==> v32 <==
// uart_top
module uart_top (
	input 		clk,    
	input 		rst_n,
	input 		uart_rx,
	output		uart_tx
);
==> flow/config.mk <==
export PLATFORM = sky130hd
export DESIGN_NAME = uart_top
export DESIGN_NICKNAME = uart_top
export VERILOG_FILES = /design/flow/design.v
export SDC_FILE = /design/flow/constraint.sdc
export NUM_CORES = 4
export LEC_CHECK = 0
export CAP_MARGIN = 0
export CORE_ASPECT_RATIO = 0.69
export CORE_MARGIN = 2
export CORE_UTILIZATION = 72
export CTS_CLUSTER_DIAMETER = 400
export CTS_CLUSTER_SIZE = 10
export PLACE_DENSITY_LB_ADDON = 0.12
export SETUP_SLACK_MARGIN = 0.92
export SLEW_MARGIN = 40
==> flow/constraint.sdc <==
create_clock -name core_clock -period 3.12 [get_ports {clk}]
set_input_delay 0.6240 -clock core_clock [delete_from_list [all_inputs] [get_ports {clk}]]
set_output_delay 0.6240 -clock core_clock [all_outputs]
set_load 0.01 [all_outputs]
run.sh (not shown) runs the stock make flow with config.mk's settings and CLKGATE_MAP_FILE=.
==> inputs of v23, as changes to v32 <==
- CAP_MARGIN: 0 -> 20
- CELL_PAD_IN_SITES_DETAIL_PLACEMENT: unset -> 0
- CORE_ASPECT_RATIO: 0.69 -> 1.12
- CTS_CLUSTER_DIAMETER: 400 -> 320
- CTS_CLUSTER_SIZE: 10 -> 40
- PLACE_DENSITY_LB_ADDON: 0.12 -> 0.21
- SETUP_SLACK_MARGIN: 0.92 -> 0.85
- TNS_END_PERCENT: unset -> 80
==> inputs of v21, as changes to v32 <==
- CELL_PAD_IN_SITES_DETAIL_PLACEMENT: unset -> 0
- CORE_ASPECT_RATIO: 0.69 -> 1.12
- CTS_CLUSTER_DIAMETER: 400 -> 320
- CTS_CLUSTER_SIZE: 10 -> 40
- PLACE_DENSITY_LB_ADDON: 0.12 -> 0.21
- SETUP_SLACK_MARGIN: 0.92 -> 0.93
- TNS_END_PERCENT: unset -> 80
==> qor summary <==
metric	v21	v23	v32
Result of the run	complete, no violations	complete, no violations	complete, no violations
Terminating pin of the worst hold path	uart_tx_m0.send_data_r[5]	uart_tx_m0.send_data_r[5]	uart_tx_m0.send_data_r[7]
Non-clock buffer share	1.68%	1.62%	1.88%
Floorplan Utilization	74.7%	74.7%	74.3%
Min Tclk post-route	2.17 ns	2.13 ns	2.13 ns
Power per Cell Area	557 nW/um^2	556 nW/um^2	571 nW/um^2
Cts repair resizes	2	1	4
Aggregate global-route resource usage	25.6%	25.6%	29.5%
Post-placement cell area	5590 um^2	5590 um^2	5600 um^2
Cell type of the slowest stage on the worst timing path	sky130_fd_sc_hd__or3_1	sky130_fd_sc_hd__or4_4	sky130_fd_sc_hd__or4bb_1
Routed len/inst	14.8 um	14.7 um	16.8 um
Std-Cell Core Area	7350 um^2	7350 um^2	7380 um^2
Drt initial violations	439	387	366
Post-Route WL	10100 um	10000 um	11700 um
Clk cell area share	3.11%	3.11%	3.20%
Well-Tap Cells	87	87	98
Clk ins delay skew pair	0.36 ns	0.36 ns	0.38 ns
Detailed-route via count	4211	4195	4331
Amount of wire on met3 after detailed routing	351 um	381 um	845 um
Post-Place Cells	667	667	679
Standard-cell rows	33	33	26

* * *

==> maple <==
uart_top again, from the RTL that the note above started with.
==> flow/config.mk <==
export PLATFORM = sky130hd
export DESIGN_NAME = uart_top
export DESIGN_NICKNAME = uart_top
export VERILOG_FILES = /design/flow/design.v
export SDC_FILE = /design/flow/constraint.sdc
export NUM_CORES = 4
export LEC_CHECK = 0
export CAP_MARGIN = 20
export CELL_PAD_IN_SITES_DETAIL_PLACEMENT = 0
export CORE_ASPECT_RATIO = 1.18
export CORE_MARGIN = 2
export CORE_UTILIZATION = 63
export CTS_CLUSTER_DIAMETER = 130
export CTS_CLUSTER_SIZE = 40
export GPL_ROUTABILITY_DRIVEN = 0
export PLACE_DENSITY_LB_ADDON = 0.06
export SETUP_SLACK_MARGIN = 0.27
export SLEW_MARGIN = 10
export TNS_END_PERCENT = 20
==> flow/constraint.sdc <==
create_clock -name core_clock -period 6.52 [get_ports {clk}]
set_input_delay 1.3040 -clock core_clock [delete_from_list [all_inputs] [get_ports {clk}]]
set_output_delay 1.3040 -clock core_clock [all_outputs]
set_load 0.01 [all_outputs]
==> lagoon: changes against maple <==
- CELL_PAD_IN_SITES_DETAIL_PLACEMENT: 0 -> default
- CORE_ASPECT_RATIO: 1.18 -> default
- CORE_UTILIZATION: 63 -> 70
- CTS_CLUSTER_DIAMETER: 130 -> default
- CTS_CLUSTER_SIZE: 40 -> 24
- GPL_ROUTABILITY_DRIVEN: 0 -> default
- PLACE_DENSITY_LB_ADDON: 0.06 -> default
- SETUP_SLACK_MARGIN: 0.27 -> default
- SLEW_MARGIN: 10 -> 20
- TNS_END_PERCENT: 20 -> default
==> flow/constraint.sdc (replaced) <==
create_clock -name core_clock -period 15.6 [get_ports {clk}]
set_input_delay 3.1200 -clock core_clock [delete_from_list [all_inputs] [get_ports {clk}]]
set_output_delay 3.1200 -clock core_clock [all_outputs]
set_load 0.01 [all_outputs]
==> willow: changes against maple <==
- CORE_ASPECT_RATIO: 1.18 -> 0.91
- CORE_UTILIZATION: 63 -> 72
- CTS_CLUSTER_DIAMETER: 130 -> 198
- CTS_CLUSTER_SIZE: 40 -> 20
- PLACE_DENSITY: default -> 0.39
- PLACE_DENSITY_LB_ADDON: 0.06 -> default
- SETUP_SLACK_MARGIN: 0.27 -> 0.93
- TNS_END_PERCENT: 20 -> 80
==> flow/constraint.sdc (replaced) <==
create_clock -name core_clock -period 3.12 [get_ports {clk}]
set_input_delay 0.6240 -clock core_clock [delete_from_list [all_inputs] [get_ports {clk}]]
set_output_delay 0.6240 -clock core_clock [all_outputs]
set_load 0.01 [all_outputs]
==> garnet: changes against maple <==
- CELL_PAD_IN_SITES_DETAIL_PLACEMENT: 0 -> default
- CORE_ASPECT_RATIO: 1.18 -> default
- CORE_UTILIZATION: 63 -> 43
- CTS_CLUSTER_DIAMETER: 130 -> 323
- CTS_CLUSTER_SIZE: 40 -> 98
- GPL_ROUTABILITY_DRIVEN: 0 -> default
- PLACE_DENSITY: default -> 0.44
- PLACE_DENSITY_LB_ADDON: 0.06 -> default
- SETUP_SLACK_MARGIN: 0.27 -> default
- SLEW_MARGIN: 10 -> 20
==> flow/constraint.sdc (replaced) <==
create_clock -name core_clock -period 20.0 [get_ports {clk}]
set_input_delay 4.0000 -clock core_clock [delete_from_list [all_inputs] [get_ports {clk}]]
set_output_delay 4.0000 -clock core_clock [all_outputs]
set_load 0.01 [all_outputs]
==> qor summary <==
| item | willow | maple | garnet | lagoon |
|---|---|---|---|---|
| Max-slew headroom | 45.5% | 49.7% | 45.4% | 49.0% |
| Actual transition at the worst max-transition pin | 0.811 ns | 0.754 ns | 0.818 ns | 0.759 ns |
| Place WS | 0.656 ns | 3.35 ns | 14.08 ns | 10.61 ns |
| Worst setup margin | 0.942 ns | 3.74 ns | 14.49 ns | 11.01 ns |
| Count of filler cells inserted in the layout | 491 | 746 | 1,252 | 546 |
| Util after Layout | 79.2% | 67.1% | 47.5% | 75.4% |
| Highest fanout seen on the critical path | 4 | 39 | 39 | 39 |
| # nets final | 622 | 613 | 613 | 613 |
| Cell depth of the worst flop-to-flop path | 6 | 5 | 5 | 5 |
| Power dissipated in the clock network | 793 uW | 377 uW | 171 uW | 164 uW |
| Critical path class | flop to flop | input pin to flop | input pin to flop | input pin to flop |
| Design internal power | 2.30 mW | 1.10 mW | 399 uW | 459 uW |
| Maximum resistive drop on vdd | 0.336 mV | 0.140 mV | 0.0556 mV | 0.0600 mV |
| Outcome | complete, no violations | complete, no violations | complete, no violations | complete, no violations |
| Overall Global Routing Usage | 26.1% | 21.8% | 17.1% | 24.6% |
| Clock root buffer | sky130_fd_sc_hd__clkbuf_8 | sky130_fd_sc_hd__clkbuf_8 | sky130_fd_sc_hd__clkbuf_16 | sky130_fd_sc_hd__clkbuf_8 |
| Placed instance count | 675 | 694 | 749 | 679 |
| Met2 WL post-DR | 5080 um | 4830 um | 5150 um | 4850 um |
| Stages on worst setup path | 6 | 4 | 4 | 4 |
| Worst setup path startpoint | uart_tx_m0.clk_cnt[1]$_SDFFE_PN0P_ | rst_n | rst_n | rst_n |
| Total Power Consumption | 3.29 mW | 1.53 mW | 550 uW | 649 uW |
| Pre-antenna DRT Iters | 6 | 6 | 4 | 5 |
| Y dimension of the die | 87.3 um | 105 um | 117 um | 92.6 um |
Power figures rest on the tool's default switching activity, not on a simulated workload.
